==> flow/design.v (excerpt) <==
module axilite(
    input clk, reset, trigger, ARREADY, RVALID, AWREADY, WREADY, BVALID,
    input[4:0] length,
    input[31:0] source_address, destination_address, RDATA,
    output reg done, ARVALID, RREADY, AWVALID, WVALID, BREADY,
    output reg[31:0] ARADDR, AWADDR, WDATA,
    output reg[4:0] r_count, w_count);
    parameter READ_NONE=3'b000,
              READ_ADDR=3'b001,
              READ_DATA=3'b010,
              READ_STORE=3'b011,
              READ_DONE=3'b100;
    parameter WRITE_NONE=3'b000,          
              WRITE_ADDR=3'b001,
              WRITE_DATA=3'b010,
              WRITE_VALID=3'b011,
              WRITE_DONE=3'b100;
    reg [2:0] r_state, w_state;
    reg fifo_rd;
    reg aw_sent, w_sent;
    wire fifo_wr;
    wire fifo_full, fifo_empty;
    wire [31:0] fifo_data;
    wire start;
    wire [4:0] words;
    assign start = trigger && (w_state==WRITE_NONE);
    assign words = {2'b00, length[4:2]};
    assign fifo_wr = (r_state==READ_DATA) && RREADY && RVALID;
  ...
clock: 1.86 ns
lec_check: 0
cap_margin: 20
core_margin: 2
core_utilization: 68
cts_cluster_size: 47
setup_slack_margin: -0.19
slew_margin: 20
run.sh (not shown) runs the stock make flow with config.mk's settings and CLKGATE_MAP_FILE=.
The starting point completed, yet does not pass: negative setup slack.
==> next run, changes <==
--- a/flow/config.mk
+++ b/flow/config.mk
@@ -8,6 +8,4 @@
 export CAP_MARGIN = 20
 export CORE_MARGIN = 2
-export CORE_UTILIZATION = 68
-export CTS_CLUSTER_SIZE = 47
-export SETUP_SLACK_MARGIN = -0.19
+export CORE_UTILIZATION = 31
 export SLEW_MARGIN = 20
==> flow/constraint.sdc (replaced) <==
create_clock -name core_clock -period 4.12 [get_ports {clk}]
set_input_delay 0.8240 -clock core_clock [delete_from_list [all_inputs] [get_ports {clk}]]
set_output_delay 0.8240 -clock core_clock [all_outputs]
set_load 0.01 [all_outputs]
What happened: Now the flow finished with timing, DRC and antenna clean. Routed wire length came out lower by 1.8%. Sequential power came out lower by 55%. Total power came out lower by 53%. Core utilization came out lower by 48 points. Combinational power came out lower by 63%. Final cell count came out higher by 15%. Area after synthesis does not change. Worst setup slack gains 1.9 ns.
==> next run, changes <==
--- a/flow/config.mk
+++ b/flow/config.mk
@@ -8,4 +8,8 @@
 export CAP_MARGIN = 20
 export CORE_MARGIN = 2
-export CORE_UTILIZATION = 31
+export CORE_UTILIZATION = 72
+export CTS_CLUSTER_DIAMETER = 25
+export CTS_CLUSTER_SIZE = 15
+export HOLD_SLACK_MARGIN = -0.1
+export SETUP_SLACK_MARGIN = 0.12
 export SLEW_MARGIN = 20
==> flow/constraint.sdc (replaced) <==
create_clock -name core_clock -period 2.47 [get_ports {clk}]
set_input_delay 0.4940 -clock core_clock [delete_from_list [all_inputs] [get_ports {clk}]]
set_output_delay 0.4940 -clock core_clock [all_outputs]
set_load 0.01 [all_outputs]
Result: With this change the flow aborted during global routing (5_1_grt) on ODB-0269; die size came out lower by 56%; synthesized area is unchanged; synthesized cell count is unchanged.
==> next run, changes <==
==> flow/config.mk (replaced) <==
export PLATFORM = sky130hd
export DESIGN_NAME = axilite
export DESIGN_NICKNAME = axilite
export VERILOG_FILES = /design/flow/design.v
export SDC_FILE = /design/flow/constraint.sdc
export NUM_CORES = 4
export LEC_CHECK = 0
export CAP_MARGIN = 20
export CORE_MARGIN = 2
export CORE_UTILIZATION = 64
export SLEW_MARGIN = 20
==> flow/constraint.sdc (replaced) <==
create_clock -name core_clock -period 2.16 [get_ports {clk}]
set_input_delay 0.4320 -clock core_clock [delete_from_list [all_inputs] [get_ports {clk}]]
set_output_delay 0.4320 -clock core_clock [all_outputs]
set_load 0.01 [all_outputs]
Outcome:
- The changed run finished with negative setup slack left
- die size goes up by 12%
- synthesized area is unchanged
- synthesized cell count is unchanged
==> next run, changes <==
--- a/flow/config.mk
+++ b/flow/config.mk
@@ -8,4 +8,6 @@
 export CAP_MARGIN = 20
 export CORE_MARGIN = 2
-export CORE_UTILIZATION = 64
+export CORE_UTILIZATION = 72
+export PLACE_DENSITY_LB_ADDON = 0.19
+export SETUP_SLACK_MARGIN = 0.63
 export SLEW_MARGIN = 20
==> flow/constraint.sdc (replaced) <==
create_clock -name core_clock -period 4.08 [get_ports {clk}]
set_input_delay 0.8160 -clock core_clock [delete_from_list [all_inputs] [get_ports {clk}]]
set_output_delay 0.8160 -clock core_clock [all_outputs]
set_load 0.01 [all_outputs]
Now the flow finished clean.
Hold slack gains 0.045 ns.
Register-to-register slack is better by 1.5 ns.
Total power went down by 48%.
Count of clock-buffer cells in the layout goes down by 6.
Critical path depth does not change.
Routed wire length rose by 3.9%.
Final cell count decreases by 7.2%.
Clock skew falls by 0.0041 ns.


## run A
Starting RTL as in the previous note.
clock: 5.2 ns
lec_check: 0
abc_area: 1
cap_margin: 20
core_margin: 6
core_utilization: 40
cts_cluster_diameter: 119
gpl_timing_driven: 1
min_routing_layer: met2
place_density_lb_addon: 0.05
slew_margin: 20
tns_end_percent: 60
Run A: PASS, flow complete, no timing, DRC or antenna violations
Input changes introduced in run B (baseline for comparison: run A):
Settings: removing ABC_AREA (formerly 1); changing CORE_MARGIN from 6 to 2; removing PLACE_DENSITY_LB_ADDON (formerly 0.05); removing TNS_END_PERCENT (formerly 60); removing CTS_CLUSTER_DIAMETER (formerly 119); removing GPL_TIMING_DRIVEN (formerly 1); removing MIN_ROUTING_LAYER (formerly met2); changing the clock period (ns, I/O delays scaled along) from 5.2 to 4.0.
Results
- Critical-path maximum fanout (higher): run A
- In the metrics for run B and run A, the one carrying the higher count of multi-input combinational gates is run A.
- Largest net degree at the start of global routing: run B vs run A down 126
- Compared with run A, in run B data required time of the critical path down 1.16 ns, clock network fraction of total power down 1.5 points.
Input-level comparison between run C and run B:
Settings: CORE_UTILIZATION: 40 -> 67; the clock period (ns, I/O delays scaled along): 4.0 -> 3.12.
Notes after the runs:
- Total routing usage reported by global routing came out higher on run C than on run B.
- Comparing run C and run B, the higher global routing usage on met2 is on run C.
- Going from run B to run C, share of the clock period used by the worst path after layout grows by 19 points.
- Lower effective utilization at floorplan among run C and run B: run B
- Final critical path time including I/O delays and setup, run C and run B, higher one = run B.
- fifom.fifo_depth[3] as the critical path launch point was reported by run B, and fifom.fifo_depth[2] by run C.
- Across run C and run B, none had a timing, DRC or antenna violation.
- On clock-pin slew on the worst setup and hold paths, run C and run B are neck and neck.
- Taking run B over run C, the routed metal-1 wire length ratio works out to 1.17.
Input-level comparison between run D and run C:
Settings: changing CORE_UTILIZATION from 67 to 72; setting HOLD_SLACK_MARGIN to -0.1 for the first time; setting CTS_CLUSTER_SIZE to 27 for the first time; setting TNS_END_PERCENT to 5 for the first time; setting CTS_CLUSTER_DIAMETER to 389 for the first time; changing the clock period (ns, I/O delays scaled along) from 3.12 to 2.09.
Results
Fmax: run D higher than run C. Although run D finished all stages, its layout failed final checks on setup timing. Taking run C as the reference point, the logic share of the area of run D rises by 0.70 points. | post-route fraction of the period consumed by the critical path | run D vs run C | 38 points higher |. Fill cell total of the finished layout, run D and run C: larger value in run C. Delta (run D minus run C): global-route usage increased by 3.2 points relative to the old numbers, final worst slack fell by 0.82 ns. Status: post-layout instance area parity (run C, run D). Final routed wire length divided by cell count in run D is 5.6% above run C. Largest net degree at the start of global routing, run D vs run C: down by more than a quarter. Run C has a lower routed length on met2 than run D. Looking at final-layout setup total negative slack, run D sits below run C.
diff inputs: run D => run E
Settings: CTS_CLUSTER_DIAMETER changed from 389 to 27; ABC_AREA newly set to 1; CORE_ASPECT_RATIO newly set to 1.13; TNS_END_PERCENT removed (was 5); CTS_CLUSTER_SIZE changed from 27 to 49; HOLD_SLACK_MARGIN removed (was -0.1); CORE_UTILIZATION changed from 72 to 70; PLACE_DENSITY newly set to 0.82; CELL_PAD_IN_SITES_DETAIL_PLACEMENT newly set to 0; SETUP_SLACK_MARGIN newly set to 0.47; the clock period (ns, I/O delays scaled along) changed from 2.09 to 1.78.
Run E: it failed during global routing, and the tool reported GRT-0232. TritonCTS sink count came out exactly the same in run E and run D. Summary of run E over run D: initial core utilization shows a reduction of 2.6 points; synthesized area shows an increase of 1200 um2; area of the placeable core shows an increase of 7.7%. Re global placement routability congestion: run E is 8.6% up on run D. Mean cell area of the mapped netlist, run E and run D: smaller value in run E. Chip area on run E is up relative to run D. Taking run D as the reference point, the compound-cell area share of the yosys netlist of run E falls by 4.0 points. Going from run D to run E, area fraction in and, or, nand and nor cells increased 11 points; mux cell area share after synthesis -8.7 points.


Starting RTL as in the previous note.
Settings: LEC_CHECK=0, CAP_MARGIN=0, CELL_PAD_IN_SITES_DETAIL_PLACEMENT=1, CELL_PAD_IN_SITES_GLOBAL_PLACEMENT=2, CORE_MARGIN=2, CORE_UTILIZATION=21, GPL_ROUTABILITY_DRIVEN=0, GPL_TIMING_DRIVEN=0, HOLD_SLACK_MARGIN=0.11, MIN_ROUTING_LAYER=met1, SLEW_MARGIN=40; clock period 2.05 ns.
The starting point ran to the end with violations: negative setup slack.
Change:
==> flow/config.mk (replaced) <==
export PLATFORM = sky130hd
export DESIGN_NAME = axilite
export DESIGN_NICKNAME = axilite
export VERILOG_FILES = /design/flow/design.v
export SDC_FILE = /design/flow/constraint.sdc
export NUM_CORES = 4
export LEC_CHECK = 0
export CAP_MARGIN = 20
export CORE_MARGIN = 2
export CORE_UTILIZATION = 72
export CTS_CLUSTER_SIZE = 47
export HOLD_SLACK_MARGIN = -0.04
export SETUP_SLACK_MARGIN = -0.19
export SLEW_MARGIN = 20
==> flow/constraint.sdc (replaced) <==
create_clock -name core_clock -period 2.59 [get_ports {clk}]
set_input_delay 0.5180 -clock core_clock [delete_from_list [all_inputs] [get_ports {clk}]]
set_output_delay 0.5180 -clock core_clock [all_outputs]
set_load 0.01 [all_outputs]
=>
- The changed run finished but fails on negative setup slack
- wire length falls by 29%
- clock power falls by about 37%
- fmax rises by about 3%
- non-clock buffer count falls by 201
- via count rises by 0.49%
- design area falls by 11%
- core utilization rises by 59 points
No activity file was given, so power comes from the tool's default toggle rates.
